<file path="flow/design.v">
module ALU (a,b,ctrl,res,R15,res_we,R15_we);
	input signed [15:0] a,b;
	input [3:0] ctrl;
	output reg signed [15:0] res;
	output reg signed [15:0] R15;
	output reg res_we, R15_we;
	always@(*)begin
		res = 16'sd0;
		R15 = 16'sd0;
		res_we = 1'b1;
		R15_we = 1'b0;
		case(ctrl)
			3'b000: begin
						res = a + b;
					end
			3'b001: begin
						res = a - b;
					end
			3'b010: begin
						{R15,res} = a * b;
						R15_we = 1'b1;
					end
			3'b011: begin
						R15_we = 1'b1;
						if (b == 16'sd0) begin
							res = -16'sd1;
							R15 = a;
						end
						else begin
							res = a / b;
							R15 = a % b;
						end
					end
			3'b100: begin
						res = a & b;
					end
			3'b101: begin
						res = a | b;
					end
			default: begin
						res_we = 1'b0;
					end
		endcase
	end
endmodule
module alu16(clk, rst, a, b, ctrl, res, R15);
	input clk, rst;
	input [15:0] a, b;
	input [3:0] ctrl;
	output reg [15:0] res;
	output reg [15:0] R15;
	wire [15:0] alu_res, alu_R15;
	wire res_we, R15_we;
	ALU u_alu(.a(a), .b(b), .ctrl(ctrl), .res(alu_res), .R15(alu_R15), .res_we(res_we), .R15_we(R15_we));
	always @(posedge clk, negedge rst) begin
		if (~rst) begin
			res <= 16'h0000;
			R15 <= 16'h0000;
		end
		else begin
			if (res_we)
				res <= alu_res;
			if (R15_we)
				R15 <= alu_R15;
		end
	end
endmodule
</file>
<file path="flow/run.sh">
#!/bin/bash
# the make line also repeats each setting of config.mk as NAME=value (left out here)
make -C /OpenROAD-flow-scripts/flow DESIGN_CONFIG=/design/flow/config.mk WORK_HOME=/design/flow/orfs CLKGATE_MAP_FILE= finish
</file>
<file path="flow/config.mk">
export PLATFORM = sky130hd
export DESIGN_NAME = alu16
export DESIGN_NICKNAME = alu16
export VERILOG_FILES = /design/flow/design.v
export SDC_FILE = /design/flow/constraint.sdc
export NUM_CORES = 4
export LEC_CHECK = 0
export ABC_AREA = 1
export CAP_MARGIN = 20
export CELL_PAD_IN_SITES_DETAIL_PLACEMENT = 0
export CELL_PAD_IN_SITES_GLOBAL_PLACEMENT = 1
export CORE_ASPECT_RATIO = 0.5
export CORE_MARGIN = 3
export CORE_UTILIZATION = 42
export CTS_CLUSTER_DIAMETER = 359
export CTS_CLUSTER_SIZE = 99
export GPL_ROUTABILITY_DRIVEN = 1
export GPL_TIMING_DRIVEN = 0
export HOLD_SLACK_MARGIN = -0.08
export MAX_ROUTING_LAYER = met4
export MIN_ROUTING_LAYER = met1
export PLACE_DENSITY_LB_ADDON = 0.29
export SETUP_SLACK_MARGIN = -2.0
export SLEW_MARGIN = 20
export TNS_END_PERCENT = 30
</file>
<file path="flow/constraint.sdc">
create_clock -name core_clock -period 31.6 [get_ports {clk}]
set_input_delay 6.3200 -clock core_clock [delete_from_list [all_inputs] [get_ports {clk}]]
set_output_delay 6.3200 -clock core_clock [all_outputs]
set_load 0.01 [all_outputs]
</file>
==> results of run 1 <==
## per-stage QoR
stage / total power, W / std cells / utilization, %
2_1_floorplan: 0.001510 / 3393 / -
3_3_place_gp: 0.001955 / 4163 / 45.88
3_5_place_dp: 0.001987 / 4166 / 46.03
4_1_cts: 0.002081 / 4203 / 47.78
5_1_grt: 0.002462 / 4291 / 51.94
6_report: 0.002153 / 4292 / 51.94
## routing by layer
layer / wire [µm] / part of all wire, % / GRT usage [%] / vias up
met1: 36620 / 45 / 39.15 / 11100
met3: 5274 / 6.5 / 2.202 / 137
met2: 37010 / 46 / 46.87 / 724
met5: 0 / 0 / - / -
li1: - / - / - / 11060
met4: 2421 / 3.0 / 7.430 / 0
## cell type report
class	instances	area, µm²
Sequential cell	32	800.8
Clock buffer	8	146.4
Antenna cell	2	5.005
Multi-Input combinational cell	2562	20500
Inverter	690	2673
Fill cell	5314	25190
Tap cell	701	877.1
Timing Repair inverter	3	21.27
Buffer	79	421.7
Timing Repair Buffer	215	1784
## timing repair
item,in CTS,in global routing
hold buffers,0,0
buffers inserted,49,103
setup endpoints to repair,32,32
pin swaps,35,123
gates resized,196,402
cloned,2,3
==> flow_metrics.tcl, run 1 <==
# place-and-route summary
set metrics [dict create \
    status "complete, but fails checks" \
    so_faults "setup timing" \
    regToRegEndpoint "R15[15]" \
    totalWireLength_um 81330 \
    io_buffers 69 \
    ant_nets 0 \
    cts-root-buf "clkbuf_16" \
    setup.worst_path.end "res[7]" \
    cts_buffer_depth 2 \
    hold_class "flip-flop to flip-flop" \
    reg2reg_slack_ps 30780 \
    num_vias 23030 \
    max_freq_mhz 31.26 \
    grt_usage_pct 28.85 \
    required_ps 31770 \
    clkSinkCount 32 \
    holdWs_ps 504.6 \
    ys_chip_area_mm2 0.02248 \
    adder_share_pct 37.09 \
    place.gp.congestion 0.9514 \
    simple_gate_share_pct 30.32 \
    mux_area_share_pct 0.04453 \
    path_common_cell "nand2_1" \
    swShare_pct 58.21 \
    drc 0 \
    synth.ff_latch_count 32 \
    criticalPathCategory "input port to flip-flop" \
    setup_tns_ps -3534 \
    synthTopCellsByArea "fa_1, nand2_1, ha_1" \
    cp.depth 187 \
    grt_overflow 0 \
    ys_warn_count 2 \
    dr.pass1.iters 6 \
    finalWorstSetupSlack_ps -391.4 \
    ff_type "dfrtp_1" \
    fin_crit_ps 31990 \
    maxCapViolations 0 \
    postSynthAreaPerCell_um2 6.625 \
    clk_pin_slew_worst_paths_ps 50 \
    r2r.worst_path.cells 4 \
    top_cell "nand2_1" \
    leakage_nw 14.54 \
    slew_violations 0 \
    die_h_um 169.6 \
    pre_cts_ws_ps -7634 \
    cp_top_family "simple AND/OR/NAND/NOR gates" \
    slew_headroom_pct 25.50 \
    cts_tree "yes" \
    synth_nets 3939 \
    worst-path-buf-inv 21 \
    ys_cells 3393 \
    yosysTopAreaCell "fa_1" \
    drt-initial-drc-count 1906 \
    tightest_slew_ps 1118 \
    vias_per_cell 5.365 \
    power_density_mw_per_mm2 79.09 \
    cp-start-kind "input port" \
    cp_slowest_cell "o31ai_2" \
    min_from "R15[9]" \
    p_comb_share_pct 94.4 \
    reg2reg_from "R15[15]" \
    cts_made_buffers 5 \
    wl_per_cell_um 18.95 \
    synthCells 3393 \
    die_w_um 333.2 \
    min_path_cells 2 \
    yosysUniqueCellTypes 64 \
    crit_path_max_incr_delay_ps 620 \
    top_area_share_pct 23.51 \
    hold_end "R15[9]" \
    seq_cell_power_w 0.0000714 \
    htreeDepth 2 \
    p_switching_w 0.001253 \
    rows 59 \
    postSynth.asyncResetShare_pct 100.0 \
    ys_sh_xor_pct 4.052 \
    synth_seq_share_pct 3.562 \
    warnings 33 \
    grt_pass1_wl_um 123600 \
    fp.coreArea_mm2 0.05241 \
    critPathLaunch "b[0]" \
    ir_drop_mv 0.1034 \
    final_nets 4134 \
    internal_power_w 0.0008999 \
    placed_area_mm2 0.02413 \
    antenna_found_initial 2 \
    edf_count 0 \
    grt_pass1_vias 22110 \
    pwr-share-clk_pct 2.3 \
    setup_viol_count_final 17 \
    fin_area_mm2 0.02722 \
    clk_latency_ps 280 \
    rsz0062_at_grt "yes" \
    die_area_mm2 0.05650 \
    common_cells "nand2_1, inv_1, fa_1, ha_1, nand3_1" \
    power_leader "combinational logic" \
    area_delta_synth_final_pct 21.11 \
    pg_clk_w 0.0000500 \
    grt_max_degree 20 \
    period_used_pct 101.2 \
    aoi_share_pct 11.19 \
    crit_arrival_ps 32160 \
    synthTopLogicFamily "adder cells" \
    comb_power_w 0.00203 \
    endpoint_kind "flip-flop" \
    skew_ps 0 \
    pwr-share-seq_pct 3.3 \
    crit_fanout 13 \
    finalHoldViolCount 0 \
    fp-utilization_pct 42.89 \
    dp_hpwl_um 64920 \
    netlist_area_mm2 0.02248 \
    ioPinCount 70 \
]
==> run 2: changes to the inputs <==
Settings changed: ABC_AREA 1 to unset, CELL_PAD_IN_SITES_DETAIL_PLACEMENT 0 to unset, CELL_PAD_IN_SITES_GLOBAL_PLACEMENT 1 to 0, CORE_ASPECT_RATIO 0.5 to unset, CORE_MARGIN 3 to 2, CORE_UTILIZATION 42 to 41, CTS_CLUSTER_DIAMETER 359 to unset, CTS_CLUSTER_SIZE 99 to 93, GPL_ROUTABILITY_DRIVEN 1 to unset, GPL_TIMING_DRIVEN 0 to unset, HOLD_SLACK_MARGIN -0.08 to 0.05, MAX_ROUTING_LAYER met4 to met5, MIN_ROUTING_LAYER met1 to unset, PLACE_DENSITY_LB_ADDON 0.29 to 0.12, SETUP_SLACK_MARGIN -2.0 to 5.0, SLEW_MARGIN 20 to 35, TNS_END_PERCENT 30 to 10.
Clock period 31.6 ns to 48.3 ns, I/O delays scaled along.
==> run 2 against run 1 <==
Net effect: now clean on timing, DRC and antenna; combinational power fell by 8%; cell area fell by 7.7%; worst hold slack got worse by 14 ps; sequential cell count did not move; die area rose by 0.26%; critical endpoint is now R15[14]; largest power group unchanged.
==> flow_metrics.tcl, run 2 <==
# place-and-route summary
set metrics [dict create \
    status "finished clean" \
    cp_slowest_cell "or4_4" \
    required_ps 48460 \
    clk_pin_slew_worst_paths_ps 60 \
    logic_area_mm2 0.02048 \
    p_comb_share_pct 95.7 \
    dr.pass1.iters 5 \
    internal_power_w 0.0008067 \
    setup_viol_count_final 0 \
    cts_tree "yes" \
    grt_pass1_wl_um 135700 \
    yosysTopAreaCell "fa_1" \
    finalHoldViolCount 0 \
    drc 0 \
    criticalPathCategory "input port to flip-flop" \
    seq_cell_power_w 0.0000480 \
    path_common_cell "ha_1" \
    rows 85 \
    setup_tns_ps 0 \
    ys_warn_count 2 \
    flop_area_um2 800.8 \
    comb_power_w 0.00186 \
    max_freq_mhz 24.04 \
    fp-utilization_pct 41.56 \
    edf_count 0 \
    stdcell_count 3642 \
    aoi_share_pct 20.92 \
    holdWs_ps 490.2 \
    synth_nets 3438 \
    common_cells "inv_1, nand2_1, fa_1, ha_1, nor2_1" \
    worst-path-buf-inv 12 \
    io_buffers 69 \
    synth_seq_share_pct 3.566 \
    ant_nets 0 \
    top_cell "inv_1" \
    num_vias 22180 \
    totalWireLength_um 88930 \
    grt_overflow 0 \
    ys_sh_xor_pct 7.133 \
    synthCells 2892 \
    vias_per_cell 6.089 \
    rsz0062_at_grt "no" \
    crit_path_max_incr_delay_ps 600 \
    synthTopLogicFamily "adder cells" \
    ir_drop_mv 0.06541 \
    maxCapViolations 0 \
    ioPinCount 70 \
    ys_chip_area_mm2 0.02245 \
    place.gp.congestion 1.014 \
    netlist_area_mm2 0.02245 \
    leakage_nw 11.43 \
    p_switching_w 0.001141 \
    r2r.worst_path.cells 3 \
    die_w_um 238.0 \
    mux_area_share_pct 1.939 \
    cts_made_buffers 5 \
    hold_class "flip-flop to flip-flop" \
    tightest_slew_ps 968.0 \
    dp.cells 3593 \
    die_h_um 238.0 \
    dp_hpwl_um 68650 \
    power_density_mw_per_mm2 77.48 \
    pg_clk_w 0.0000361 \
    yosysUniqueCellTypes 101 \
    clk_latency_ps 300 \
    pwr-share-clk_pct 1.9 \
    postSynthAreaPerCell_um2 7.764 \
    adder_share_pct 37.53 \
    cp-start-kind "input port" \
    skew_ps 0 \
    warnings 32 \
    slew_violations 0 \
    ys_cells 2892 \
    n_fill_cell 5536 \
    die_area_mm2 0.05665 \
    antenna_found_initial 5 \
    fin_crit_ps 41590 \
    crit_fanout 26 \
    period_used_pct 86.12 \
    simple_gate_share_pct 20.79 \
    final_nets 3492 \
    power_leader "combinational logic" \
    grt_usage_pct 31.25 \
    critPathLaunch "a[3]" \
    cts-root-buf "clkbuf_16" \
    top_area_share_pct 23.54 \
    crit_arrival_ps 41750 \
    hold_end "R15[4]" \
    postSynth.asyncResetShare_pct 100.0 \
    wl_per_cell_um 24.42 \
    pwr-share-seq_pct 2.5 \
    cts_buffer_depth 2 \
    num_antenna_cells 0 \
    regToRegEndpoint "R15[12]" \
    grt_pass1_vias 22280 \
    setup.worst_path.end "R15[14]" \
    endpoint_kind "flip-flop" \
    htreeDepth 2 \
    synth.ff_latch_count 32 \
    report.power.total_w 0.001947 \
    cp.depth 140 \
    grt_max_degree 45 \
    fp.coreArea_mm2 0.05403 \
    reg2reg_from "R15[12]" \
    clkSinkCount 32 \
    swShare_pct 58.57 \
    area_delta_synth_final_pct 11.92 \
    ff_type "dfrtp_1" \
    synthTopCellsByArea "fa_1, ha_1, inv_1" \
    drt-initial-drc-count 1687 \
    min_from "R15[4]" \
    min_path_cells 2 \
    slew_headroom_pct 35.36 \
    cp_top_family "AND-OR/OR-AND gates" \
    reg2reg_slack_ps 47220 \
]
## run 2: repair_timing
action,CTS,global route
pin swaps,2,20
hold buffers,0,0
gates resized,58,88
endpoints found under the setup margin,32,32
setup buffers,5,37
hold endpoints to repair,0,0
## run 2: metal layers
layer	up-vias	routed length (µm)	GRT usage [%]
met5	-	27	0
met4	4	4431	12.69
met3	225	5651	3.100
met2	961	41710	53.46
met1	10940	37110	40.48
li1	10050	-	-
## run 2: area by class of cell
| type | instances | share of cell area [%] |
|---|---|---|
| Clock buffer | 7 | 0.6074 |
| Multi-Input combinational cell | 2384 | 81.51 |
| Sequential cell | 32 | 3.186 |
| Timing Repair Buffer | 174 | 6.004 |
| Tap cell | 696 | 3.465 |
| Inverter | 349 | 5.223 |
## run 2: per-stage QoR
step                worst slack (ps)  cell area, µm²  util [%]
floorplan                       6504           22450         -
detailed placement             616.4           24040     44.50
CTS                             5012           24450     45.26
finish                          6706           25130     46.51
global route                    4827           25130     46.51
global placement                1257           24000     44.43
==> run 3: changes to the inputs <==
Settings changed: ABC_AREA set to 1, CELL_PAD_IN_SITES_GLOBAL_PLACEMENT 0 to unset, CORE_UTILIZATION 41 to 72, CTS_CLUSTER_DIAMETER set to 294, CTS_CLUSTER_SIZE 93 to 100, HOLD_SLACK_MARGIN 0.05 to -0.04, MAX_ROUTING_LAYER met5 to unset, PLACE_DENSITY set to 0.41, PLACE_DENSITY_LB_ADDON 0.12 to unset, SETUP_SLACK_MARGIN 5.0 to unset, SLEW_MARGIN 35 to 20, TNS_END_PERCENT 10 to 15.
Clock period 48.3 ns to 21.5 ns, I/O delays scaled along.
==> run 3 against run 2 <==
Net effect: the run now fails in 4_1_cts; synthesized area rose by 0.12%; synthesized cell count rose by 17%; die area down 42%.
==> flow_metrics.tcl, run 3 <==
# collected from the flow reports
set metrics [dict create \
    dp_hpwl_um 87890 \
    mux_area_share_pct 0.04453 \
    ys_chip_area_mm2 0.02248 \
    fp.coreArea_mm2 0.03067 \
    top_cell "nand2_1" \
    ys_sh_xor_pct 4.052 \
    synth.ff_latch_count 32 \
    die_area_mm2 0.03265 \
    io_buffers 69 \
    ys_warn_count 2 \
    pre_cts_ws_ps -11380 \
    common_cells "nand2_1, inv_1, fa_1, ha_1, nand3_1" \
    netlist_area_mm2 0.02248 \
    synthTopLogicFamily "adder cells" \
    ff_type "dfrtp_1" \
    synthTopCellsByArea "fa_1, nand2_1, ha_1" \
    ioPinCount 70 \
    fp-utilization_pct 73.30 \
    yosysTopAreaCell "fa_1" \
    stop_error "[ERROR DPL-0038] Utilization greater than 100%, impossible to legalize" \
    yosysUniqueCellTypes 64 \
    synth_nets 3939 \
    ys_cells 3393 \
    rows 64 \
    die_w_um 180.7 \
    simple_gate_share_pct 30.32 \
    dp.cells 4479 \
    adder_share_pct 37.09 \
    synth_seq_share_pct 3.562 \
    die_h_um 180.7 \
    place.gp.congestion 1.116 \
    synthCells 3393 \
    edf_count 0 \
    postSynthAreaPerCell_um2 6.625 \
    status "did not finish" \
    top_area_share_pct 23.51 \
    lastStage "4_1_cts" \
    aoi_share_pct 11.19 \
    postSynth.asyncResetShare_pct 100.0 \
]
## run 3: through the flow
step | TNS (ps) | instance area, µm² | util, %
floorplan | -158770 | 23610 | -
global placement | -235000 | 29780 | 97.10
detailed placement | -343800 | 29790 | 97.12
==> run 4: changes to the inputs <==
Settings changed: CORE_UTILIZATION 72 to 63, CTS_CLUSTER_DIAMETER 294 to unset, HOLD_SLACK_MARGIN -0.04 to unset, PLACE_DENSITY 0.41 to unset, SETUP_SLACK_MARGIN set to 1.0, TNS_END_PERCENT 15 to 40.
Clock period 21.5 ns to 24.5 ns, I/O delays scaled along.
==> run 4 against run 3 <==
Net effect: the run fails in 5_1_grt; synthesized cell count unchanged; synthesized area unchanged; die area increased by 14%.
==> flow_metrics.tcl, run 4 <==
# collected from the flow reports
set metrics [dict create \
    die_area_mm2 0.03721 \
    status "did not finish" \
    yosysTopAreaCell "fa_1" \
    cts_made_buffers 5 \
    cts_hold_buf 0 \
    clkSinkCount 32 \
    mux_area_share_pct 0.04453 \
    lastStage "5_1_grt" \
    top_cell "nand2_1" \
    htreeDepth 2 \
    ys_chip_area_mm2 0.02248 \
    ff_type "dfrtp_1" \
    ys_warn_count 2 \
    die_h_um 192.9 \
    simple_gate_share_pct 30.32 \
    top_area_share_pct 23.51 \
    dp_hpwl_um 74050 \
    ys_sh_xor_pct 4.052 \
    synthCells 3393 \
    placed_area_mm2 0.03021 \
    aoi_share_pct 11.19 \
    adder_share_pct 37.09 \
    postSynth.asyncResetShare_pct 100.0 \
    die_w_um 192.9 \
    stop_error "[ERROR GRT-0232] Routing congestion too high. Check the congestion heatmap in the GUI." \
    synthTopLogicFamily "adder cells" \
    grt_overflow 473 \
    grt_usage_pct 86.52 \
    ioPinCount 70 \
    netlist_area_mm2 0.02248 \
    cts-root-buf "clkbuf_16" \
    cts_buffer_depth 2 \
    ys_cells 3393 \
    postSynthAreaPerCell_um2 6.625 \
    synth_seq_share_pct 3.562 \
    place.gp.congestion 1.047 \
    fp.coreArea_mm2 0.03540 \
    fp-utilization_pct 63.51 \
    synth.ff_latch_count 32 \
    common_cells "nand2_1, inv_1, fa_1, ha_1, nand3_1" \
    synth_nets 3939 \
    yosysUniqueCellTypes 64 \
    synthTopCellsByArea "fa_1, nand2_1, ha_1" \
    rows 69 \
    io_buffers 69 \
    edf_count 0 \
]
## run 4: metrics by stage
stage | TNS, ps | setup slack, ps | std cells
2_1_floorplan | -81440 | -3114 | 3393
3_3_place_gp | -154110 | -5363 | 4574
3_5_place_dp | -184920 | -6401 | 4574
4_1_cts | -144090 | -5049 | 4633
## run 4: timing repair
| action | 4_1_cts |
|---|---|
| pin swaps | 62 |
| buffers inserted | 50 |
| gates cloned | 2 |
| setup endpoints to repair | 32 |
| resized | 104 |
## run 4: metal layers
layer | overflow | GRT usage (%)
met5 | 2 | 47.35
met4 | 167 | 91.49
met3 | 9 | 73.96
met2 | 282 | 100.3
met1 | 13 | 84.44
==> run 5: changes to the inputs <==
Settings changed: CELL_PAD_IN_SITES_GLOBAL_PLACEMENT set to 2, CORE_UTILIZATION 63 to 59, CTS_CLUSTER_SIZE 100 to 96, GPL_ROUTABILITY_DRIVEN set to 1, MIN_ROUTING_LAYER set to met2, PLACE_DENSITY_LB_ADDON set to 0.06, SETUP_SLACK_MARGIN 1.0 to 1.85, TNS_END_PERCENT 40 to unset.
Clock period 24.5 ns to 68.4 ns, I/O delays scaled along.
==> run 5 against run 4 <==
Net effect: the flow stops in 3_1_place_gp_skip_io; synthesized cell count is the same; synthesized area is the same; die area grew 6.6%.
==> flow_metrics.tcl, run 5 <==
# collected from the flow reports
set metrics [dict create \
    synthTopCellsByArea "fa_1, nand2_1, ha_1" \
    simple_gate_share_pct 30.32 \
    stop_error "[ERROR FLW-0024] Place density exceeds 1.0 (current PLACE_DENSITY_LB_ADDON =  0.06). Please check if the value of  PLACE_DENSITY_LB_ADDON is between 0 and 0.99." \
    fp-utilization_pct 59.82 \
    aoi_share_pct 11.19 \
    yosysUniqueCellTypes 64 \
    common_cells "nand2_1, inv_1, fa_1, ha_1, nand3_1" \
    top_area_share_pct 23.51 \
    yosysTopAreaCell "fa_1" \
    adder_share_pct 37.09 \
    status "did not finish" \
    synthTopLogicFamily "adder cells" \
    synth_seq_share_pct 3.562 \
    synth.ff_latch_count 32 \
    postSynthAreaPerCell_um2 6.625 \
    lastStage "3_1_place_gp_skip_io" \
    synth_nets 3939 \
    fp.coreArea_mm2 0.03758 \
    ff_type "dfrtp_1" \
    die_h_um 199.2 \
    top_cell "nand2_1" \
    die_area_mm2 0.03968 \
    synthCells 3393 \
    rows 71 \
    ys_sh_xor_pct 4.052 \
    ys_chip_area_mm2 0.02248 \
    mux_area_share_pct 0.04453 \
    netlist_area_mm2 0.02248 \
    die_w_um 199.2 \
    postSynth.asyncResetShare_pct 100.0 \
    ys_cells 3393 \
    edf_count 0 \
    ys_warn_count 2 \
]
==> run 6: changes to the inputs <==
Settings changed: CAP_MARGIN 20 to 40, CELL_PAD_IN_SITES_GLOBAL_PLACEMENT 2 to unset, CORE_UTILIZATION 59 to 69, CTS_CLUSTER_DIAMETER set to 392, CTS_CLUSTER_SIZE 96 to 100, GPL_ROUTABILITY_DRIVEN 1 to unset, MIN_ROUTING_LAYER met2 to unset, PLACE_DENSITY_LB_ADDON 0.06 to unset, SETUP_SLACK_MARGIN 1.85 to 1.2, TNS_END_PERCENT set to 40.
Clock period 68.4 ns to 36.3 ns, I/O delays scaled along.
==> run 6 against run 5 <==
Net effect: the run now finishes clean; synthesized area stayed put; synthesized cell count stayed put; die area is 14% lower.
==> flow_metrics.tcl, run 6 <==
# place-and-route summary
set metrics [dict create \
    clk_latency_ps 290 \
    n_fill_cell 2198 \
    postSynthAreaPerCell_um2 6.625 \
    finalWorstSetupSlack_ps 2107 \
    pwr-share-seq_pct 3.5 \
    crit_fanout 21 \
    comb_power_w 0.00183 \
    required_ps 36440 \
    regToRegEndpoint "R15[0]" \
    final_nets 4070 \
    grt_pass1_wl_um 125400 \
    ys_sh_xor_pct 4.052 \
    crit_path_max_incr_delay_ps 550 \
    yosysUniqueCellTypes 64 \
    slew_violations 0 \
    cp_top_family "simple AND/OR/NAND/NOR gates" \
    mux_area_share_pct 0.04453 \
    setup_viol_count_final 0 \
    setup_tns_ps 0 \
    cts-root-buf "clkbuf_16" \
    reg2reg_from "R15[0]" \
    area_delta_synth_final_pct 15.87 \
    drt-initial-drc-count 3186 \
    ioPinCount 70 \
    power_leader "combinational logic" \
    edf_count 0 \
    clk_pin_slew_worst_paths_ps 60 \
    hold_class "flip-flop to flip-flop" \
    cts_made_buffers 5 \
    rsz0062_at_grt "no" \
    ys_warn_count 2 \
    ys_chip_area_mm2 0.02248 \
    leakage_nw 14.50 \
    pg_clk_w 0.0000501 \
    die_area_mm2 0.03404 \
    hold_end "R15[9]" \
    power_density_mw_per_mm2 74.89 \
    io_buffers 69 \
    r2r.worst_path.cells 2 \
    fp-utilization_pct 69.62 \
    fp.coreArea_mm2 0.03229 \
    warnings 34 \
    cts_hold_buf 0 \
    die_w_um 184.5 \
    slew_headroom_pct 38.40 \
    period_used_pct 94.19 \
    fin_crit_ps 34190 \
    synth_seq_share_pct 3.562 \
    synthTopCellsByArea "fa_1, nand2_1, ha_1" \
    cp-start-kind "input port" \
    vias_per_cell 6.226 \
    ys_cells 3393 \
    adder_share_pct 37.09 \
    pre_cts_ws_ps -1215 \
    reg2reg_slack_ps 35430 \
    swShare_pct 59.71 \
    crit_arrival_ps 34330 \
    finalHoldViolCount 0 \
    p_comb_share_pct 93.9 \
    place.gp.congestion 1.064 \
    simple_gate_share_pct 30.32 \
    pwr-share-clk_pct 2.6 \
    grt_usage_pct 48.02 \
    critPathLaunch "b[15]" \
    endpoint_kind "flip-flop" \
    common_cells "nand2_1, inv_1, fa_1, ha_1, nand3_1" \
    setup.worst_path.end "res[13]" \
    criticalPathCategory "input port to flip-flop" \
    cts_buffer_depth 2 \
    yosysTopAreaCell "fa_1" \
    min_path_cells 2 \
    die_h_um 184.5 \
    max_freq_mhz 29.25 \
    ant_nets 0 \
    worst-path-buf-inv 25 \
    wl_per_cell_um 21.28 \
    rows 66 \
    placed_area_mm2 0.02378 \
    cts_tree "yes" \
    totalWireLength_um 84530 \
    synth.ff_latch_count 32 \
    drc 0 \
    ir_drop_mv 0.3209 \
    top_cell "nand2_1" \
    clkSinkCount 32 \
    num_vias 24730 \
    path_common_cell "nand2_1" \
    aoi_share_pct 11.19 \
    holdWs_ps 518.2 \
    dr.pass1.iters 13 \
    synth_nets 3939 \
    synthTopLogicFamily "adder cells" \
    htreeDepth 2 \
    internal_power_w 0.0007860 \
    cp.depth 192 \
    min_from "R15[9]" \
    synthCells 3393 \
    seq_cell_power_w 0.0000681 \
    skew_ps 0 \
    grt_max_degree 41 \
    p_switching_w 0.001165 \
    maxCapViolations 0 \
    tightest_slew_ps 918.4 \
    postSynth.asyncResetShare_pct 100.0 \
    status "finished clean" \
    fin_area_mm2 0.02605 \
    antenna_found_initial 6 \
    dp_hpwl_um 62800 \
    cp_slowest_cell "clkdlybuf4s50_1" \
    netlist_area_mm2 0.02248 \
    ff_type "dfrtp_1" \
    top_area_share_pct 23.51 \
    grt_pass1_vias 24070 \
    grt_overflow 0 \
]
==> run 6: cell type report <==
cell class	count	area, µm²	share of cell area, %
Timing Repair Buffer	231	2151	8.257
Clock buffer	6	128.9	0.4947
Timing Repair inverter	1	7.507	0.02882
Antenna cell	5	12.51	0.04803
Tap cell	442	553.0	2.123
Inverter	690	2619	10.05
Sequential cell	32	800.8	3.074
Multi-Input combinational cell	2563	19740	75.79
Clock inverter	2	35.03	0.1345
==> run 6: stage by stage <==
| stage | total power (W) | util [%] | std cells |
|---|---|---|---|
| 5_1_grt | 0.002142 | 80.68 | 3972 |
| 2_1_floorplan | 0.001315 | - | 3393 |
| 4_1_cts | 0.001830 | 74.99 | 3883 |
| 6_report | 0.001951 | 80.68 | 3972 |
| 3_3_place_gp | 0.001657 | 73.56 | 3863 |
| 3_5_place_dp | 0.001762 | 73.63 | 3865 |
==> run 6: metal layers <==
metal	vias to the layer above	wire, µm	part of all wire [%]	track usage (%)
li1	10930	-	-	-
met1	11350	29700	35	59.98
met2	1853	36530	43	74.09
met3	595	11420	14	12.90
met4	0	6878	8.1	29.76
met5	-	0	0	0
==> run 6: repair_timing <==
action / 4_1_cts / 5_1_grt
resized: 65 / 275
pin swaps: 7 / 87
gates cloned: 0 / 5
hold endpoints to repair: 0 / 0
setup buffers: 10 / 76
setup endpoints to repair: 32 / 32
==> run 7: changes to the inputs <==
Settings changed: ABC_AREA 1 to unset, CAP_MARGIN 40 to 20, CORE_UTILIZATION 69 to 40, CTS_CLUSTER_DIAMETER 392 to unset, CTS_CLUSTER_SIZE 100 to unset, SETUP_SLACK_MARGIN 1.2 to 1.0, TNS_END_PERCENT 40 to unset.
Clock period 36.3 ns to 33.9 ns, I/O delays scaled along.
==> run 7 against run 6 <==
Net effect: the layout now fails its checks (setup timing); sequential power shrank 2%; cell count grew 12%; global-route usage shrank 14 points; combinational power grew about 90%; cell area grew 28%; total power grew 85%; critical path type unchanged; highest routed layer is now met5.
==> flow_metrics.tcl, run 7 <==
# place-and-route summary
set metrics [dict create \
    netlist_area_mm2 0.02245 \
    edf_count 0 \
    min_from "R15[7]" \
    fin_crit_ps 34360 \
    synthTopLogicFamily "adder cells" \
    finalHoldViolCount 0 \
    cp_slowest_cell "nor4b_4" \
    fin_area_mm2 0.03343 \
    ys_chip_area_mm2 0.02245 \
    grt_max_degree 45 \
    dr.pass1.iters 6 \
    fp-utilization_pct 40.60 \
    grt_pass1_vias 26860 \
    totalWireLength_um 100100 \
    top_cell "inv_1" \
    area_delta_synth_final_pct 48.89 \
    mux_area_share_pct 1.939 \
    seq_cell_power_w 0.0000670 \
    grt_pass1_wl_um 153800 \
    place.gp.congestion 0.9756 \
    placed_area_mm2 0.02968 \
    cts_buffer_depth 2 \
    dp_hpwl_um 77460 \
    max_freq_mhz 29.11 \
    die_w_um 240.9 \
    rsz0062_at_grt "yes" \
    num_vias 25580 \
    setup.worst_path.end "R15[14]" \
    slew_violations 0 \
    setup_viol_count_final 10 \
    ff_type "dfrtp_1" \
    n_fill_cell 5013 \
    top_area_share_pct 23.54 \
    cp.depth 146 \
    postSynth.asyncResetShare_pct 100.0 \
    adder_share_pct 37.53 \
    clkSinkCount 32 \
    cts_made_buffers 5 \
    simple_gate_share_pct 20.79 \
    holdWs_ps 504.2 \
    fp.coreArea_mm2 0.05531 \
    pre_cts_ws_ps -2832 \
    cts_tree "yes" \
    required_ps 34060 \
    cp_top_family "AND-OR/OR-AND gates" \
    critPathLaunch "b[2]" \
    synthTopCellsByArea "fa_1, ha_1, inv_1" \
    final_nets 4253 \
    io_buffers 69 \
    swShare_pct 51.72 \
    grt_overflow 0 \
    crit_arrival_ps 34520 \
    common_cells "inv_1, nand2_1, fa_1, ha_1, nor2_1" \
    synth.ff_latch_count 32 \
    drc 0 \
    ant_nets 0 \
    die_area_mm2 0.05805 \
    p_switching_w 0.001862 \
    aoi_share_pct 20.92 \
    leakage_nw 15.65 \
    clk_latency_ps 300 \
    slew_headroom_pct 13.74 \
    yosysUniqueCellTypes 101 \
    report.power.total_w 0.003601 \
    power_density_mw_per_mm2 107.7 \
    crit_path_max_incr_delay_ps 610 \
    cp-start-kind "input port" \
    clk_pin_slew_worst_paths_ps 60 \
    crit_fanout 8 \
    maxCapViolations 0 \
    internal_power_w 0.001738 \
    p_comb_share_pct 96.6 \
    reg2reg_slack_ps 32800 \
    ys_cells 2892 \
    cts-root-buf "clkbuf_16" \
    htreeDepth 2 \
    yosysTopAreaCell "fa_1" \
    path_common_cell "buf_4" \
    die_h_um 240.9 \
    synthCells 2892 \
    ys_sh_xor_pct 7.133 \
    synth_nets 3438 \
    finalWorstSetupSlack_ps -456.4 \
    drt-initial-drc-count 1946 \
    comb_power_w 0.00348 \
    ys_warn_count 2 \
    ir_drop_mv 0.1184 \
    hold_end "R15[7]" \
    antenna_found_initial 5 \
    power_leader "combinational logic" \
    min_path_cells 2 \
    endpoint_kind "flip-flop" \
    status "complete, but fails checks" \
    synth_seq_share_pct 3.566 \
    pg_clk_w 0.0000563 \
    r2r.worst_path.cells 3 \
    vias_per_cell 5.736 \
    skew_ps 0 \
    tightest_slew_ps 1294 \
    setup_tns_ps -2560 \
    regToRegEndpoint "R15[15]" \
    worst-path-buf-inv 27 \
    postSynthAreaPerCell_um2 7.764 \
    ioPinCount 70 \
    wl_per_cell_um 22.45 \
    so_faults "setup timing" \
    rows 86 \
    reg2reg_from "R15[15]" \
    grt_usage_pct 34.49 \
    warnings 35 \
    period_used_pct 101.3 \
    pwr-share-clk_pct 1.6 \
    pwr-share-seq_pct 1.9 \
    criticalPathCategory "input port to flip-flop" \
    hold_class "flip-flop to flip-flop" \
]
-- run 7: per-stage QoR --
step	util, %	std cells
2_1_floorplan	-	2892
3_3_place_gp	53.67	4282
3_5_place_dp	53.67	4282
4_1_cts	57.42	4395
5_1_grt	60.44	4457
6_report	60.44	4459
-- run 7: what timing repair did --
| item | 4_1_cts | 5_1_grt |
|---|---|---|
| gates resized | 267 | 263 |
| cloned | 4 | 1 |
| hold buffers | 0 | 0 |
| endpoints found under the setup margin | 32 | 32 |
| pin swaps | 155 | 176 |
| buffers inserted | 101 | 60 |
-- run 7: cell type report --
type                            instances  area, µm²  area share [%]
Timing Repair Buffer                  933       7495           22.42
Inverter                              349       1329           3.975
Multi-Input combinational cell       2386      22700           67.89
Clock buffer                            5      125.1          0.3743
Antenna cell                            3      7.507         0.02246
Tap cell                              748      935.9           2.800
Clock inverter                          3      42.54          0.1273
Sequential cell                        32      800.8           2.395
-- run 7: layer usage --
layer / global-route usage [%] / wire [µm] / up-vias
li1: - / - / 11580
met1: 42.59 / 40310 / 12630
met2: 58.05 / 46610 / 1057
met3: 5.136 / 6997 / 306
met4: 18.48 / 6167 / 4
met5: 0 / 26 / -
==> run 8: changes to the inputs <==
Settings changed: CORE_UTILIZATION 40 to 65.
Clock period 33.9 ns to 30.0 ns, I/O delays scaled along.
==> run 8 against run 7 <==
Net effect: die area shrank 38%; synthesized cell count did not move; the flow now stops in 5_1_grt; synthesized area did not move.
==> flow_metrics.tcl, run 8 <==
# collected from the flow reports
set metrics [dict create \
    synth_nets 3438 \
    aoi_share_pct 20.92 \
    yosysUniqueCellTypes 101 \
    dp.cells 3965 \
    top_cell "inv_1" \
    rows 68 \
    netlist_area_mm2 0.02245 \
    cts-root-buf "clkbuf_16" \
    die_w_um 189.9 \
    ioPinCount 70 \
    fp.coreArea_mm2 0.03429 \
    htreeDepth 2 \
    synth_seq_share_pct 3.566 \
    postSynthAreaPerCell_um2 7.764 \
    simple_gate_share_pct 20.79 \
    status "did not finish" \
    cts_buffer_depth 2 \
    ys_chip_area_mm2 0.02245 \
    ys_sh_xor_pct 7.133 \
    die_area_mm2 0.03605 \
    common_cells "inv_1, nand2_1, fa_1, ha_1, nor2_1" \
    top_area_share_pct 23.54 \
    ys_cells 2892 \
    io_buffers 69 \
    grt_usage_pct 92.85 \
    ff_type "dfrtp_1" \
    dp_hpwl_um 76500 \
    adder_share_pct 37.53 \
    lastStage "5_1_grt" \
    place.gp.congestion 1.116 \
    fp-utilization_pct 65.49 \
    stop_error "[ERROR GRT-0232] Routing congestion too high. Check the congestion heatmap in the GUI." \
    yosysTopAreaCell "fa_1" \
    synthTopCellsByArea "fa_1, ha_1, inv_1" \
    cts_made_buffers 5 \
    ys_warn_count 2 \
    clkSinkCount 32 \
    die_h_um 189.9 \
    grt_overflow 1032 \
    mux_area_share_pct 1.939 \
    synthCells 2892 \
    synthTopLogicFamily "adder cells" \
    synth.ff_latch_count 32 \
    postSynth.asyncResetShare_pct 100.0 \
    edf_count 0 \
]
-- run 8: stage by stage --
| stage | area (µm²) | util (%) | total power (W) | worst slack, ps |
|---|---|---|---|---|
| after floorplan | 23450 | - | 0.002268 | -3659 |
| after CTS | 31150 | 90.85 | 0.003702 | -2756 |
| after detailed placement | 29170 | 85.08 | 0.003426 | -5356 |
| after global placement | 29160 | 85.06 | 0.003227 | -4308 |
-- run 8: metal layers --
metal / overflow / global-route usage, %
met1: 36 / 87.79
met3: 37 / 81.18
met2: 667 / 107.9
met5: 0 / 47.94
met4: 292 / 102.1
-- run 8: what timing repair did --
item,CTS
endpoints found under the setup margin,32
endpoints found under the hold margin,0
gates resized,309
gates cloned,1
pin swaps,132
hold buffers,0
buffers inserted,96
==> run 9: changes to the inputs <==
Settings changed: CAP_MARGIN 20 to 0, CORE_UTILIZATION 65 to 68, CTS_CLUSTER_DIAMETER set to 81, CTS_CLUSTER_SIZE set to 29, PLACE_DENSITY set to 0.95.
Clock period 30.0 ns to 13.5 ns, I/O delays scaled along.
==> run 9 against run 8 <==
Net effect: the run fails in 4_1_cts; die area is 4.3% lower; synthesized area is the same; synthesized cell count is the same.
==> flow_metrics.tcl, run 9 <==
# collected from the flow reports
set metrics [dict create \
    place.gp.congestion 1.216 \
    synthCells 2892 \
    top_area_share_pct 23.54 \
    dp.cells 3982 \
    ys_sh_xor_pct 7.133 \
    aoi_share_pct 20.92 \
    yosysUniqueCellTypes 101 \
    edf_count 0 \
    ys_warn_count 2 \
    fp-utilization_pct 69.01 \
    ys_cells 2892 \
    status "did not finish" \
    synthTopLogicFamily "adder cells" \
    dp_hpwl_um 89540 \
    ys_chip_area_mm2 0.02245 \
    io_buffers 69 \
    pre_cts_ws_ps -20360 \
    die_h_um 185.7 \
    synth_seq_share_pct 3.566 \
    synth.ff_latch_count 32 \
    postSynthAreaPerCell_um2 7.764 \
    fp.coreArea_mm2 0.03254 \
    adder_share_pct 37.53 \
    ioPinCount 70 \
    die_w_um 185.7 \
    common_cells "inv_1, nand2_1, fa_1, ha_1, nor2_1" \
    rows 66 \
    placed_area_mm2 0.02934 \
    stop_error "[ERROR DPL-0038] Utilization greater than 100%, impossible to legalize" \
    postSynth.asyncResetShare_pct 100.0 \
    die_area_mm2 0.03449 \
    lastStage "4_1_cts" \
    simple_gate_share_pct 20.79 \
    mux_area_share_pct 1.939 \
    synthTopCellsByArea "fa_1, ha_1, inv_1" \
    top_cell "inv_1" \
    netlist_area_mm2 0.02245 \
    yosysTopAreaCell "fa_1" \
    ff_type "dfrtp_1" \
    synth_nets 3438 \
]
## run 9: stage by stage
stage / hold WS (ps) / setup TNS (ps)
after detailed placement: 515.3 / -625920
after global placement: 476.9 / -521470
after floorplan: 513.9 / -509610
==> run 10: changes to the inputs <==
Settings changed: CAP_MARGIN 0 to 20, CELL_PAD_IN_SITES_DETAIL_PLACEMENT set to 2, CELL_PAD_IN_SITES_GLOBAL_PLACEMENT set to 1, CORE_MARGIN 2 to 5, CORE_UTILIZATION 68 to 31, CTS_CLUSTER_DIAMETER 81 to 359, CTS_CLUSTER_SIZE 29 to 36, GPL_ROUTABILITY_DRIVEN set to 0, HOLD_SLACK_MARGIN set to 0.05, MAX_ROUTING_LAYER set to met4, MIN_ROUTING_LAYER set to met2, PLACE_DENSITY 0.95 to 0.76, SETUP_SLACK_MARGIN 1.0 to 5.0, SLEW_MARGIN 20 to 15, TNS_END_PERCENT set to 50.
Clock period 13.5 ns to 53.5 ns, I/O delays scaled along.
==> run 10 against run 9 <==
Net effect: the run fails in 5_1_grt; synthesized area unchanged; die area up 130%; synthesized cell count unchanged.
==> flow_metrics.tcl, run 10 <==
# collected from the flow reports
set metrics [dict create \
    common_cells "inv_1, nand2_1, fa_1, ha_1, nor2_1" \
    clkSinkCount 32 \
    synthCells 2892 \
    ff_type "dfrtp_1" \
    ys_cells 2892 \
    top_area_share_pct 23.54 \
    cts_buffer_depth 2 \
    ys_sh_xor_pct 7.133 \
    netlist_area_mm2 0.02245 \
    top_cell "inv_1" \
    postSynth.asyncResetShare_pct 100.0 \
    ys_warn_count 2 \
    synthTopLogicFamily "adder cells" \
    htreeDepth 2 \
    yosysTopAreaCell "fa_1" \
    ys_chip_area_mm2 0.02245 \
    die_w_um 279.1 \
    synth_seq_share_pct 3.566 \
    pre_cts_ws_ps 2662 \
    synthTopCellsByArea "fa_1, ha_1, inv_1" \
    die_area_mm2 0.07791 \
    cts_made_buffers 5 \
    grt_usage_pct 51.61 \
    postSynthAreaPerCell_um2 7.764 \
    mux_area_share_pct 1.939 \
    dp_hpwl_um 92010 \
    yosysUniqueCellTypes 101 \
    simple_gate_share_pct 20.79 \
    fp-utilization_pct 31.36 \
    cts-root-buf "clkbuf_16" \
    die_h_um 279.1 \
    status "did not finish" \
    adder_share_pct 37.53 \
    edf_count 0 \
    grt_overflow 5 \
    lastStage "5_1_grt" \
    rows 98 \
    aoi_share_pct 20.92 \
    ioPinCount 70 \
    fp.coreArea_mm2 0.07161 \
    synth.ff_latch_count 32 \
    synth_nets 3438 \
    stop_error "[ERROR GRT-0116] Global routing finished with congestion. Check the congestion regions in the DRC Viewer." \
    io_buffers 69 \
]
## run 10: metal layers
layer  GRT overflow  track usage [%]
met2              0            55.34
met4              1            34.78
met3              4            57.73
met1              -                -
met5              -                -
## run 10: repair_timing
item                                   4_1_cts
buffers inserted                             1
cloned                                       1
setup endpoints to repair                   32
endpoints found under the hold margin        0
resized                                     20
hold buffers                                 0
## run 10: metrics by stage
stage	instances	area (µm²)	hold WS [ps]	utilization (%)	power, W
after floorplan	2892	22450	513.9	-	0.001223
after global placement	3846	24320	464.8	33.97	0.001670
after detailed placement	3846	24320	470.4	33.97	0.001886
after CTS	3855	24560	485.6	34.30	0.001957
==> run 11: changes to the inputs <==
Settings changed: ABC_AREA set to 1, CAP_MARGIN 20 to 40, CELL_PAD_IN_SITES_DETAIL_PLACEMENT 2 to unset, CELL_PAD_IN_SITES_GLOBAL_PLACEMENT 1 to unset, CORE_MARGIN 5 to 2, CORE_UTILIZATION 31 to 69, CTS_CLUSTER_DIAMETER 359 to unset, CTS_CLUSTER_SIZE 36 to 100, GPL_ROUTABILITY_DRIVEN 0 to unset, HOLD_SLACK_MARGIN 0.05 to unset, MAX_ROUTING_LAYER met4 to unset, MIN_ROUTING_LAYER met2 to unset, PLACE_DENSITY 0.76 to unset, SETUP_SLACK_MARGIN 5.0 to 1.0, SLEW_MARGIN 15 to 20, TNS_END_PERCENT 50 to 40.
Clock period 53.5 ns to 38.6 ns, I/O delays scaled along.
==> run 11 against run 10 <==
Net effect: the run now finishes clean; die area decreased by 56%; synthesized area increased by 0.12%; synthesized cell count increased by 17%.
==> flow_metrics.tcl, run 11 <==
# place-and-route summary
set metrics [dict create \
    maxCapViolations 0 \
    top_cell "nand2_1" \
    p_switching_w 0.001115 \
    grt_pass1_vias 23750 \
    crit_fanout 18 \
    path_common_cell "nand2_1" \
    cp_top_family "simple AND/OR/NAND/NOR gates" \
    rows 66 \
    skew_ps 0 \
    pwr-share-seq_pct 3.6 \
    mux_area_share_pct 0.04453 \
    cp.depth 206 \
    area_delta_synth_final_pct 11.48 \
    ys_cells 3393 \
    synth_nets 3939 \
    num_vias 24470 \
    status "finished clean" \
    vias_per_cell 6.226 \
    final_nets 4032 \
    reg2reg_from "R15[0]" \
    place.gp.congestion 1.053 \
    slew_violations 0 \
    warnings 34 \
    dp_hpwl_um 63330 \
    min_path_cells 1 \
    leakage_nw 14.19 \
    cts_buffer_depth 2 \
    endpoint_kind "flip-flop" \
    cp-start-kind "input port" \
    edf_count 0 \
    hold_end "res[5]" \
    ff_type "dfrtp_1" \
    cts_made_buffers 5 \
    placed_area_mm2 0.02362 \
    r2r.worst_path.cells 2 \
    logic_area_mm2 0.01911 \
    aoi_share_pct 11.19 \
    tightest_slew_ps 884.0 \
    rsz0062_at_grt "no" \
    fin_crit_ps 35910 \
    htreeDepth 2 \
    grt_pass1_wl_um 124800 \
    ant_nets 0 \
    drc 0 \
    die_h_um 184.5 \
    yosysUniqueCellTypes 64 \
    pre_cts_ws_ps -380.4 \
    reg2reg_slack_ps 37750 \
    regToRegEndpoint "R15[0]" \
    grt_overflow 0 \
    hold_class "flip-flop to flip-flop" \
    pwr-share-clk_pct 2.2 \
    critPathLaunch "b[2]" \
    worst-path-buf-inv 28 \
    min_from "res[5]" \
    synth_seq_share_pct 3.562 \
    antenna_found_initial 2 \
    finalHoldViolCount 0 \
    clkSinkCount 32 \
    postSynthAreaPerCell_um2 6.625 \
    p_comb_share_pct 94.2 \
    drt-initial-drc-count 2972 \
    io_buffers 69 \
    n_fill_cell 2333 \
    simple_gate_share_pct 30.32 \
    netlist_area_mm2 0.02248 \
    ir_drop_mv 0.3319 \
    common_cells "nand2_1, inv_1, fa_1, ha_1, nand3_1" \
    fp.coreArea_mm2 0.03229 \
    flop_area_um2 800.8 \
    pg_clk_w 0.0000405 \
    grt_usage_pct 47.85 \
    crit_arrival_ps 36060 \
    report.power.total_w 0.001833 \
    synthTopCellsByArea "fa_1, nand2_1, ha_1" \
    synth.ff_latch_count 32 \
    fp-utilization_pct 69.62 \
    seq_cell_power_w 0.0000655 \
    synthTopLogicFamily "adder cells" \
    postSynth.asyncResetShare_pct 100.0 \
    finalWorstSetupSlack_ps 2687 \
    clk_latency_ps 290 \
    holdWs_ps 524.0 \
    ys_sh_xor_pct 4.052 \
    power_density_mw_per_mm2 73.15 \
    totalWireLength_um 82800 \
    fin_area_mm2 0.02506 \
    die_area_mm2 0.03404 \
    yosysTopAreaCell "fa_1" \
    cp_slowest_cell "clkdlybuf4s50_1" \
    internal_power_w 0.0007185 \
    synthCells 3393 \
    required_ps 38740 \
    ioPinCount 70 \
    comb_power_w 0.00173 \
    period_used_pct 93.04 \
    cts-root-buf "clkbuf_16" \
    adder_share_pct 37.09 \
    clk_pin_slew_worst_paths_ps 60 \
    ys_chip_area_mm2 0.02248 \
    max_freq_mhz 27.84 \
    dr.pass1.iters 9 \
    slew_headroom_pct 40.57 \
    cts_tree "yes" \
    criticalPathCategory "input port to flip-flop" \
    setup_tns_ps 0 \
    wl_per_cell_um 21.07 \
    die_w_um 184.5 \
    swShare_pct 60.80 \
    grt_max_degree 46 \
    setup.worst_path.end "res[14]" \
    setup_viol_count_final 0 \
    crit_path_max_incr_delay_ps 460 \
    ys_warn_count 2 \
    top_area_share_pct 23.51 \
    power_leader "combinational logic" \
]
-- run 11: final cells by class --
cell class                 count  share of cell area, %
multi-input combinational   2562                  76.24
inverter                     690                  10.48
timing repair buffer         194                  7.299
sequential                    32                  3.195
tap                          442                  2.207
clock buffer                   6                 0.5143
clock inverter                 1                0.01997
timing repair inverter         1                0.01997
antenna                        2                0.01997
-- run 11: layer usage --
layer | vias up | wire (µm) | track usage, %
met5 | - | 13 | 0
met4 | 2 | 6443 | 30.56
met3 | 573 | 11810 | 12.51
met2 | 1901 | 35790 | 73.89
met1 | 11170 | 28740 | 59.55
li1 | 10820 | - | -
-- run 11: repair_timing --
action,4_1_cts,5_1_grt
cloned,0,3
buffers inserted,2,64
hold buffers,0,0
pin swaps,0,27
endpoints found under the setup margin,24,32
gates resized,16,167
-- run 11: through the flow --
stage	cells	utilization [%]
3_3_place_gp	3845	73.15
4_1_cts	3855	73.76
2_1_floorplan	3393	-
3_5_place_dp	3846	73.16
5_1_grt	3929	77.61
6_report	3930	77.61
==> run 12: changes to the inputs <==
Settings changed: ABC_AREA 1 to unset, CAP_MARGIN 40 to 20, CORE_UTILIZATION 69 to 47, CTS_CLUSTER_SIZE 100 to unset, TNS_END_PERCENT 40 to unset.
Clock period 38.6 ns to 38.7 ns, I/O delays scaled along.
==> run 12 against run 11 <==
Net effect: still clean; synthesized area fell by 0.12%; die area increased by 46%; clock power rose by 5%; non-clock buffer count rose by 124; via count decreased by 5.8%; cell area is 7.2% higher; clock skew unchanged; critical path depth fell by 66; combinational power is 39% higher; worst hold slack lost 33 ps; total power increased by 37%; critical endpoint is now R15[14]; largest power group unchanged.
==> flow_metrics.tcl, run 12 <==
# place-and-route summary
set metrics [dict create \
    min_from "R15[8]" \
    synth.ff_latch_count 32 \
    route.met3.wl_um 6995 \
    highest_layer "met5" \
    max_freq_mhz 26.97 \
    ant_nets 0 \
    drc 0 \
    worst-path-buf-inv 18 \
    p_comb_share_pct 95.9 \
    synth_seq_share_pct 3.566 \
    postSynth.asyncResetShare_pct 100.0 \
    yosysTopAreaCell "fa_1" \
    min_path_cells 2 \
    synthCells 2892 \
    met2_length_um 40610 \
    ioPinCount 70 \
    regToRegEndpoint "R15[11]" \
    crit_arrival_ps 37220 \
    die_area_mm2 0.04954 \
    top_area_share_pct 23.54 \
    seq_cell_power_w 0.0000599 \
    wl_per_cell_um 23.91 \
    grt_pass1_wl_um 132900 \
    area_delta_synth_final_pct 19.65 \
    totalWireLength_um 88610 \
    postSynthAreaPerCell_um2 7.764 \
    crit_path_max_incr_delay_ps 560 \
    place.gp.congestion 1.073 \
    ff_type "dfrtp_1" \
    power_leader "combinational logic" \
    status "finished clean" \
    num_vias 23040 \
    required_ps 38840 \
    cts_hold_buf 0 \
    critPathLaunch "a[2]" \
    endpoint_kind "flip-flop" \
    skew_ps 0 \
    final_nets 3636 \
    setup_viol_count_final 0 \
    yosysUniqueCellTypes 101 \
    dr.pass1.iters 6 \
    ys_sh_xor_pct 7.133 \
    cp_slowest_cell "or4_4" \
    finalHoldViolCount 0 \
    clkSinkCount 32 \
    tightest_slew_ps 1190 \
    pre_cts_ws_ps -1591 \
    top_cell "inv_1" \
    clk_pin_slew_worst_paths_ps 50 \
    period_used_pct 95.80 \
    cts_tree "yes" \
    cts_buffer_depth 2 \
    maxCapViolations 0 \
    grt_overflow 0 \
    fin_crit_ps 37080 \
    mux_area_share_pct 1.939 \
    ys_cells 2892 \
    drt-initial-drc-count 2278 \
    pg_clk_w 0.0000424 \
    finalWorstSetupSlack_ps 1624 \
    dp_hpwl_um 67800 \
    internal_power_w 0.001067 \
    power_density_mw_per_mm2 93.20 \
    grt_pass1_vias 22850 \
    antenna_found_initial 3 \
    holdWs_ps 491.4 \
    fp.coreArea_mm2 0.04745 \
    met1Wirelength_um 36320 \
    grt_max_degree 45 \
    die_w_um 222.6 \
    vias_per_cell 6.217 \
    slew_headroom_pct 20.08 \
    pwr-share-clk_pct 1.7 \
    common_cells "inv_1, nand2_1, fa_1, ha_1, nor2_1" \
    ir_drop_mv 0.08292 \
    p_switching_w 0.001437 \
    criticalPathCategory "input port to flip-flop" \
    swShare_pct 57.41 \
    cp.depth 140 \
    synthTopLogicFamily "adder cells" \
    aoi_share_pct 20.92 \
    hold_end "R15[8]" \
    slew_violations 0 \
    cts_made_buffers 5 \
    pwr-share-seq_pct 2.4 \
    die_h_um 222.6 \
    cp_top_family "AND-OR/OR-AND gates" \
    hold_class "flip-flop to flip-flop" \
    reg2reg_slack_ps 37680 \
    htreeDepth 2 \
    adder_share_pct 37.53 \
    grt_usage_pct 34.62 \
    crit_fanout 16 \
    ys_chip_area_mm2 0.02245 \
    reg2reg_from "R15[11]" \
    netlist_area_mm2 0.02245 \
    warnings 32 \
    simple_gate_share_pct 20.79 \
    clk_latency_ps 290 \
    rows 80 \
    rsz0062_at_grt "no" \
    leakage_nw 12.27 \
    ys_warn_count 2 \
    r2r.worst_path.cells 3 \
    cp-start-kind "input port" \
    n_fill_cell 4444 \
    fp-utilization_pct 47.33 \
    cts-root-buf "clkbuf_16" \
    edf_count 0 \
    setup.worst_path.end "R15[14]" \
    synth_nets 3438 \
    synthTopCellsByArea "fa_1, ha_1, inv_1" \
    comb_power_w 0.00240 \
    io_buffers 69 \
]
==> run 12: metal layers <==
layer / vias to the layer above / global-route usage (%)
met5: - / 0
met4: 4 / 15.50
met3: 284 / 4.324
met2: 1176 / 56.59
met1: 11260 / 45.92
li1: 10320 / -
==> run 12: per-stage QoR <==
step	power [W]	setup TNS, ps	std cells	util, %	cell area, µm²
after global routing	0.002753	0	3705	56.62	26860
final	0.002504	0	3706	56.63	26870
after CTS	0.002378	0	3657	53.56	25410
after global placement	0.002261	-14600	3624	52.28	24810
after floorplan	0.001697	0	2892	-	22530
after detailed placement	0.002283	-23660	3624	52.28	24810
==> run 12: cell type report <==
class | count | area (µm²) | area share (%)
Multi-Input combinational cell | 2384 | 21170 | 78.80
Timing Repair Buffer | 318 | 2653 | 9.873
Inverter | 349 | 1319 | 4.908
Sequential cell | 32 | 800.8 | 2.980
Tap cell | 615 | 769.5 | 2.864
Clock buffer | 7 | 152.6 | 0.5682
Antenna cell | 1 | 2.502 | 0.009314
==> run 12: timing repair <==
item / in CTS / in global routing
buffers inserted: 26 / 47
gates cloned: 0 / 1
gates resized: 68 / 229
pin swaps: 20 / 75
endpoints found under the setup margin: 32 / 32
==> run 13: changes to the inputs <==
Settings changed: CORE_UTILIZATION 47 to 67, CTS_CLUSTER_DIAMETER set to 90, CTS_CLUSTER_SIZE set to 29.
Clock period 38.7 ns to 14.4 ns, I/O delays scaled along.
==> run 13 against run 12 <==
Net effect: the run now fails in 5_1_grt; die area shrank 29%; synthesized area is the same; synthesized cell count is the same.
==> flow_metrics.tcl, run 13 <==
# collected from the flow reports
set metrics [dict create \
    status "did not finish" \
    lastStage "5_1_grt" \
    stop_error "[ERROR GRT-0116] Global routing finished with congestion. Check the congestion regions in the DRC Viewer." \
    simple_gate_share_pct 20.79 \
    fp.coreArea_mm2 0.03328 \
    pre_cts_ws_ps -17610 \
    synthTopCellsByArea "fa_1, ha_1, inv_1" \
    grt_usage_pct 88.53 \
    die_w_um 187.1 \
    rows 67 \
    place.gp.congestion 1.107 \
    cts_made_buffers 5 \
    die_area_mm2 0.03499 \
    top_cell "inv_1" \
    synthTopLogicFamily "adder cells" \
    clkSinkCount 32 \
    synth.ff_latch_count 32 \
    postSynthAreaPerCell_um2 7.764 \
    synthCells 2892 \
    postSynth.asyncResetShare_pct 100.0 \
    ys_sh_xor_pct 7.133 \
    dp.cells 4000 \
    io_buffers 69 \
    htreeDepth 2 \
    cts_buffer_depth 2 \
    ys_cells 2892 \
    placed_area_mm2 0.02942 \
    aoi_share_pct 20.92 \
    synth_seq_share_pct 3.566 \
    edf_count 0 \
    mux_area_share_pct 1.939 \
    dp_hpwl_um 78640 \
    netlist_area_mm2 0.02245 \
    common_cells "inv_1, nand2_1, fa_1, ha_1, nor2_1" \
    die_h_um 187.1 \
    synth_nets 3438 \
    adder_share_pct 37.53 \
    ioPinCount 70 \
    ys_chip_area_mm2 0.02245 \
    fp-utilization_pct 67.47 \
    cts_hold_buf 0 \
    yosysUniqueCellTypes 101 \
    cts-root-buf "clkbuf_16" \
    yosysTopAreaCell "fa_1" \
    top_area_share_pct 23.54 \
    ff_type "dfrtp_1" \
    grt_overflow 525 \
    ys_warn_count 2 \
]
-- run 13: per-stage QoR --
| step | util (%) | setup TNS (ps) |
|---|---|---|
| after floorplan | - | -486570 |
| after global placement | 88.40 | -505040 |
| after detailed placement | 88.40 | -541370 |
| after CTS | 95.48 | -463190 |
-- run 13: metal layers --
metal / overflow / GRT usage [%]
met4: 187 / 93.86
met3: 19 / 76.79
met5: 2 / 45.19
met1: 7 / 86.45
met2: 310 / 101.9
-- run 13: timing repair --
action | 4_1_cts
pin swaps | 193
cloned | 1
setup buffers | 109
resized | 353
endpoints found under the hold margin | 0
setup endpoints to repair | 32
Power and IR drop assume default switching activity.
